==> job 9402 <==
==> flow/design.v <==
`timescale 1ns/1ps
module s_axil_register # (
    parameter   S_AXI_ADDR_WIDTH = 6,
                S_AXI_DATA_WIDTH = 32
)
(   
    input                                   ACLK    ,
    input                                   ARESET  ,
    input   [S_AXI_ADDR_WIDTH-1 : 0]        AWADDR  ,
    input                                   AWVALID ,
    output                                  AWREADY ,
    input   [S_AXI_DATA_WIDTH-1 : 0]        WDATA   ,
    input                                   WVALID  ,
    output                                  WREADY  ,
    input   [S_AXI_DATA_WIDTH/8-1 : 0]      WSTRB   ,
    output  [1 : 0]                         BRESP   ,
    output                                  BVALID  ,
    input                                   BREADY  ,
    input   [S_AXI_ADDR_WIDTH-1 : 0]        ARADDR  ,
    input                                   ARVALID ,
    output                                  ARREADY ,
    output  [S_AXI_DATA_WIDTH-1 : 0]        RDATA   ,
    output  [1 : 0]                         RRESP   ,
    output                                  RVALID  ,
    input                                   RREADY
);  
    localparam  ADDR_REG_0 = 'h00, ADDR_REG_8 = 'h20,
                ADDR_REG_1 = 'h04, ADDR_REG_9 = 'h24,
                ADDR_REG_2 = 'h08, ADDR_REG_A = 'h28,
                ADDR_REG_3 = 'h0C, ADDR_REG_B = 'h2C,
                ADDR_REG_4 = 'h10, ADDR_REG_C = 'h30,
                ADDR_REG_5 = 'h14, ADDR_REG_D = 'h34,
                ADDR_REG_6 = 'h18, ADDR_REG_E = 'h38,
                ADDR_REG_7 = 'h1C, ADDR_REG_F = 'h3C;
    reg     [S_AXI_DATA_WIDTH-1 : 0]    registers [0 : 15];
    localparam  ST_AW_IDLE = 2'd0,       
                ST_AW_PREP = 2'd1,       
                ST_AW_WAIT = 2'd2,       
                ST_AW_DONE = 2'd3;       
    reg     [1 : 0]                     aw_state, aw_next;   
    reg     [S_AXI_ADDR_WIDTH-1 : 0]    aw_reg;              
    wire                                aw_hs;               
    reg                                 aw_hs_flag;          
    wire                                aw_w_hs_flag;        
    always @ (posedge ACLK) begin
        if (ARESET)     aw_state <= ST_AW_IDLE;
        else            aw_state <= aw_next;
    end
    always @ (*) begin
        aw_next = aw_state;
        case (aw_state)
            ST_AW_IDLE : if (AWVALID)       aw_next = ST_AW_PREP; 
                         else               aw_next = ST_AW_IDLE;
            ST_AW_PREP :                    aw_next = ST_AW_WAIT;
            ST_AW_WAIT : if (aw_w_hs_flag)  aw_next = ST_AW_DONE;
                         else               aw_next = ST_AW_WAIT;
            ST_AW_DONE :                    aw_next = ST_AW_IDLE;
            default    :                    aw_next = ST_AW_IDLE;
        endcase
    end
    assign aw_hs   = (AWVALID & AWREADY);        
    assign AWREADY = (aw_state == ST_AW_IDLE);   
    always @ (posedge ACLK) begin
        if      (ARESET)        aw_reg <= 'h0;
        else if (aw_hs)         aw_reg <= AWADDR;
    end
    always @ (posedge ACLK) begin
        if      (ARESET)                    aw_hs_flag <= 1'b0;
        else if (aw_hs)                     aw_hs_flag <= 1'b1;
        else if (aw_state == ST_AW_DONE)    aw_hs_flag <= 1'b0;
    end
    localparam  ST_W_IDLE = 3'd0,    
                ST_W_PREP = 3'd1,    
                ST_W_WAIT = 3'd2,    
                ST_W_RESP = 3'd3,    
                ST_W_DONE = 3'd4;    
    reg     [2 : 0]                     w_state, w_next;     
    reg     [S_AXI_DATA_WIDTH-1 : 0]    w_reg;               
    wire    [S_AXI_DATA_WIDTH-1 : 0]    w_mask;              
    reg     [S_AXI_DATA_WIDTH-1 : 0]    w_mask_reg;          
    wire                                w_hs;                
    reg                                 w_hs_flag;           
    always @ (posedge ACLK) begin
        if (ARESET)     w_state <= ST_W_IDLE;
        else            w_state <= w_next;
    end
    always @ (*) begin
        w_next = w_state;
        case (w_state)
            ST_W_IDLE : if (WVALID)         w_next = ST_W_PREP;
                        else                w_next = ST_W_IDLE;
            ST_W_PREP :                     w_next = ST_W_WAIT;
            ST_W_WAIT : if (aw_w_hs_flag)   w_next = ST_W_RESP;
                        else                w_next = ST_W_WAIT;
            ST_W_RESP : if (BREADY)         w_next = ST_W_DONE;
                        else                w_next = ST_W_RESP;
            ST_W_DONE :                     w_next = ST_W_IDLE;
            default   :                     w_next = ST_W_IDLE;
        endcase
    end
    assign w_hs   = (WVALID & WREADY);               
    assign WREADY = (w_state == ST_W_IDLE);          
    assign BVALID = (w_state == ST_W_RESP);          
    assign BRESP  = 2'b00;                           
    assign aw_w_hs_flag = aw_hs_flag & w_hs_flag;    
    assign w_mask  = { {8{WSTRB[3]}}, {8{WSTRB[2]}}, {8{WSTRB[1]}}, {8{WSTRB[0]}} };     
    always @ (posedge ACLK) begin
        if      (ARESET)                w_reg <= 'h0;
        else if (w_hs)                  w_reg <= (WDATA & w_mask);
    end
    always @ (posedge ACLK) begin
        if      (ARESET)                w_mask_reg <= 'h0;
        else if (w_hs)                  w_mask_reg <= w_mask;
    end
    always @ (posedge ACLK) begin
        if      (ARESET)                w_hs_flag <= 1'b0;
        else if (w_hs)                  w_hs_flag <= 1'b1;
        else if (w_state == ST_W_RESP)  w_hs_flag <= 1'b0;
    end
    integer i;
    always @ (posedge ACLK) begin
        if (ARESET) begin
            for (i = 0; i < 16; i = i + 1) registers[i] <= 'h0;
        end
        else if (aw_w_hs_flag) begin
            case (aw_reg)
                ADDR_REG_0 : registers[0]  <= w_reg | (registers[0]  & ~w_mask_reg);
                ADDR_REG_1 : registers[1]  <= w_reg | (registers[1]  & ~w_mask_reg);
                ADDR_REG_2 : registers[2]  <= w_reg | (registers[2]  & ~w_mask_reg);
                ADDR_REG_3 : registers[3]  <= w_reg | (registers[3]  & ~w_mask_reg);
                ADDR_REG_4 : registers[4]  <= w_reg | (registers[4]  & ~w_mask_reg);
                ADDR_REG_5 : registers[5]  <= w_reg | (registers[5]  & ~w_mask_reg);
                ADDR_REG_6 : registers[6]  <= w_reg | (registers[6]  & ~w_mask_reg);
                ADDR_REG_7 : registers[7]  <= w_reg | (registers[7]  & ~w_mask_reg);
                ADDR_REG_8 : registers[8]  <= w_reg | (registers[8]  & ~w_mask_reg);
                ADDR_REG_9 : registers[9]  <= w_reg | (registers[9]  & ~w_mask_reg);
                ADDR_REG_A : registers[10] <= w_reg | (registers[10] & ~w_mask_reg);
                ADDR_REG_B : registers[11] <= w_reg | (registers[11] & ~w_mask_reg);
                ADDR_REG_C : registers[12] <= w_reg | (registers[12] & ~w_mask_reg);
                ADDR_REG_D : registers[13] <= w_reg | (registers[13] & ~w_mask_reg);
                ADDR_REG_E : registers[14] <= w_reg | (registers[14] & ~w_mask_reg);
                ADDR_REG_F : registers[15] <= w_reg | (registers[15] & ~w_mask_reg);
            endcase
        end
    end
    localparam  ST_R_IDLE = 2'd0,    
                ST_R_PREP = 2'd1,    
                ST_R_DATA = 2'd2,    
                ST_R_DONE = 2'd3;    
    reg     [1 : 0]                     r_state, r_next;     
    reg     [S_AXI_ADDR_WIDTH-1 : 0]    ar_reg;              
    wire                                ar_hs;               
    reg     [S_AXI_DATA_WIDTH-1 : 0]    r_reg;               
    always @ (posedge ACLK) begin
        if (ARESET)     r_state <= ST_R_IDLE;
        else            r_state <= r_next;
    end
    always @ (*) begin
        r_next = r_state;
        case (r_state)
            ST_R_IDLE : if (ARVALID)    r_next = ST_R_PREP;
                        else            r_next = ST_R_IDLE;
            ST_R_PREP :                 r_next = ST_R_DATA;
            ST_R_DATA : if (RREADY)     r_next = ST_R_DONE;
                        else            r_next = ST_R_DATA;
            ST_R_DONE :                 r_next = ST_R_IDLE;
            default   :                 r_next = ST_R_IDLE;
        endcase
    end
    assign ar_hs   = (ARREADY & ARVALID);        
    assign ARREADY = (r_state == ST_R_IDLE);     
    assign RVALID  = (r_state == ST_R_DATA);     
    assign RRESP   = 2'b00;                      
    assign RDATA   = r_reg;                      
    always @ (posedge ACLK) begin
        if      (ARESET)    ar_reg <= 'h0;
        else if (ar_hs)     ar_reg <= ARADDR;
    end
    always @ (posedge ACLK) begin
        if (ARESET) 
            r_reg <= 'h0;
        else begin
            case (ar_reg)
                ADDR_REG_0 : r_reg <= registers[0];
                ADDR_REG_1 : r_reg <= registers[1];
                ADDR_REG_2 : r_reg <= registers[2];
                ADDR_REG_3 : r_reg <= registers[3];
                ADDR_REG_4 : r_reg <= registers[4];
                ADDR_REG_5 : r_reg <= registers[5];
                ADDR_REG_6 : r_reg <= registers[6];
                ADDR_REG_7 : r_reg <= registers[7];
                ADDR_REG_8 : r_reg <= registers[8];
                ADDR_REG_9 : r_reg <= registers[9];
                ADDR_REG_A : r_reg <= registers[10];
                ADDR_REG_B : r_reg <= registers[11];
                ADDR_REG_C : r_reg <= registers[12];
                ADDR_REG_D : r_reg <= registers[13];
                ADDR_REG_E : r_reg <= registers[14];
                ADDR_REG_F : r_reg <= registers[15];
            endcase
        end
    end
endmodule
==> flow/run.sh <==
#!/bin/bash
# the make line also repeats each setting of config.mk as NAME=value (left out here)
make -C /OpenROAD-flow-scripts/flow DESIGN_CONFIG=/design/flow/config.mk WORK_HOME=/design/flow/orfs CLKGATE_MAP_FILE= finish
==> flow/config.mk <==
export PLATFORM = sky130hd
export DESIGN_NAME = s_axil_register
export DESIGN_NICKNAME = s_axil_register
export VERILOG_FILES = /design/flow/design.v
export SDC_FILE = /design/flow/constraint.sdc
export NUM_CORES = 4
export LEC_CHECK = 0
export ABC_AREA = 1
export CAP_MARGIN = 20
export CORE_MARGIN = 2
export CORE_UTILIZATION = 72
export CTS_CLUSTER_DIAMETER = 364
export CTS_CLUSTER_SIZE = 100
export PLACE_DENSITY = 0.41
export SLEW_MARGIN = 20
export TNS_END_PERCENT = 5
==> flow/constraint.sdc <==
create_clock -name core_clock -period 1.64 [get_ports {ACLK}]
set_input_delay 0.3280 -clock core_clock [delete_from_list [all_inputs] [get_ports {ACLK}]]
set_output_delay 0.3280 -clock core_clock [all_outputs]
set_load 0.01 [all_outputs]
==> job 644: changes against job 9402 <==
==> flow/config.mk (replaced) <==
export PLATFORM = sky130hd
export DESIGN_NAME = s_axil_register
export DESIGN_NICKNAME = s_axil_register
export VERILOG_FILES = /design/flow/design.v
export SDC_FILE = /design/flow/constraint.sdc
export NUM_CORES = 4
export LEC_CHECK = 0
export CAP_MARGIN = 20
export CORE_ASPECT_RATIO = 1.52
export CORE_MARGIN = 2
export CORE_UTILIZATION = 50
export CTS_CLUSTER_DIAMETER = 170
export GPL_ROUTABILITY_DRIVEN = 0
export GPL_TIMING_DRIVEN = 0
export HOLD_SLACK_MARGIN = 0.18
export PLACE_DENSITY_LB_ADDON = 0.02
export SLEW_MARGIN = 30
==> flow/constraint.sdc (replaced) <==
create_clock -name core_clock -period 2.34 [get_ports {ACLK}]
set_input_delay 0.4680 -clock core_clock [delete_from_list [all_inputs] [get_ports {ACLK}]]
set_output_delay 0.4680 -clock core_clock [all_outputs]
set_load 0.01 [all_outputs]
==> job 5716: changes against job 9402 <==
==> flow/config.mk (replaced) <==
export PLATFORM = sky130hd
export DESIGN_NAME = s_axil_register
export DESIGN_NICKNAME = s_axil_register
export VERILOG_FILES = /design/flow/design.v
export SDC_FILE = /design/flow/constraint.sdc
export NUM_CORES = 4
export LEC_CHECK = 0
export ABC_AREA = 0
export CAP_MARGIN = 20
export CELL_PAD_IN_SITES_GLOBAL_PLACEMENT = 0
export CORE_MARGIN = 2
export CORE_UTILIZATION = 72
export CTS_CLUSTER_DIAMETER = 360
export CTS_CLUSTER_SIZE = 32
export MAX_ROUTING_LAYER = met4
export PLACE_DENSITY_LB_ADDON = 0.03
export SETUP_SLACK_MARGIN = 0.56
export SLEW_MARGIN = 20
export TNS_END_PERCENT = 35
==> flow/constraint.sdc (replaced) <==
create_clock -name core_clock -period 1.96 [get_ports {ACLK}]
set_input_delay 0.3920 -clock core_clock [delete_from_list [all_inputs] [get_ports {ACLK}]]
set_output_delay 0.3920 -clock core_clock [all_outputs]
set_load 0.01 [all_outputs]
==> job 8315: changes against job 9402 <==
==> flow/config.mk (replaced) <==
export PLATFORM = sky130hd
export DESIGN_NAME = s_axil_register
export DESIGN_NICKNAME = s_axil_register
export VERILOG_FILES = /design/flow/design.v
export SDC_FILE = /design/flow/constraint.sdc
export NUM_CORES = 4
export LEC_CHECK = 0
export CAP_MARGIN = 20
export CORE_MARGIN = 2
export CORE_UTILIZATION = 40
export PLACE_DENSITY = 0.6
export SLEW_MARGIN = 20
==> flow/constraint.sdc (replaced) <==
create_clock -name core_clock -period 2.96 [get_ports {ACLK}]
set_input_delay 0.5920 -clock core_clock [delete_from_list [all_inputs] [get_ports {ACLK}]]
set_output_delay 0.5920 -clock core_clock [all_outputs]
set_load 0.01 [all_outputs]
==> results.txt <==
yosys + openroad results -> PnR worst setup slack -0.1211 ns, Mux area share 4.806%, chip width 182.2 um, CTS Buf Count 56, most frequent cell after synthesis dfxtp_1, status finished with violations, Total Routing Usage GR 48.33%, floorplan row count 99, met2 usage between 70% and 80%, PortBufs between 80 and 90, Final setup viols approximately 49, mapped cell area around 24,000 um2, Avg Synthesized Cell Area approximately 9 um2, SO Viols setup timing
the above is filed under job 644

==> results.txt <==
run metrics: CTS Buf Count 10, floorplan row count around 69, Fail Step global routing, tool error [ERROR GRT-0232] Routing congestion too high. Check the congestion heatmap in the GUI., status did not finish, met2 usage 100.5%, Avg Synthesized Cell Area 6.951 um2
the above is filed under job 9402

==> results.txt <==
yosys + openroad results -> chip width roughly 250 um, Mux area share roughly 4.8%, status complete, no violations, floorplan row count around 90, Avg Synthesized Cell Area between 9 and 10 um2, Total Routing Usage GR around 29%, mapped cell area roughly 24,000 um2, PnR worst setup slack about 0.37 ns, CTS Buf Count 66, most frequent cell after synthesis dfxtp_1, Final setup viols 0, PortBufs just over 90
the above is filed under job 8315

==> results.txt <==
run metrics: floorplan row count roughly 67, CTS Buf Count 22, mapped cell area around 24,000 um2, PortBufs between 90 and 100, tool error [ERROR GRT-0232] Routing congestion too high. Check the congestion heatmap in the GUI., Mux area share between 4 and 5%, status did not finish, chip width 187.1 um, met2 usage roughly 95%, Fail Step global routing
the above is filed under job 5716

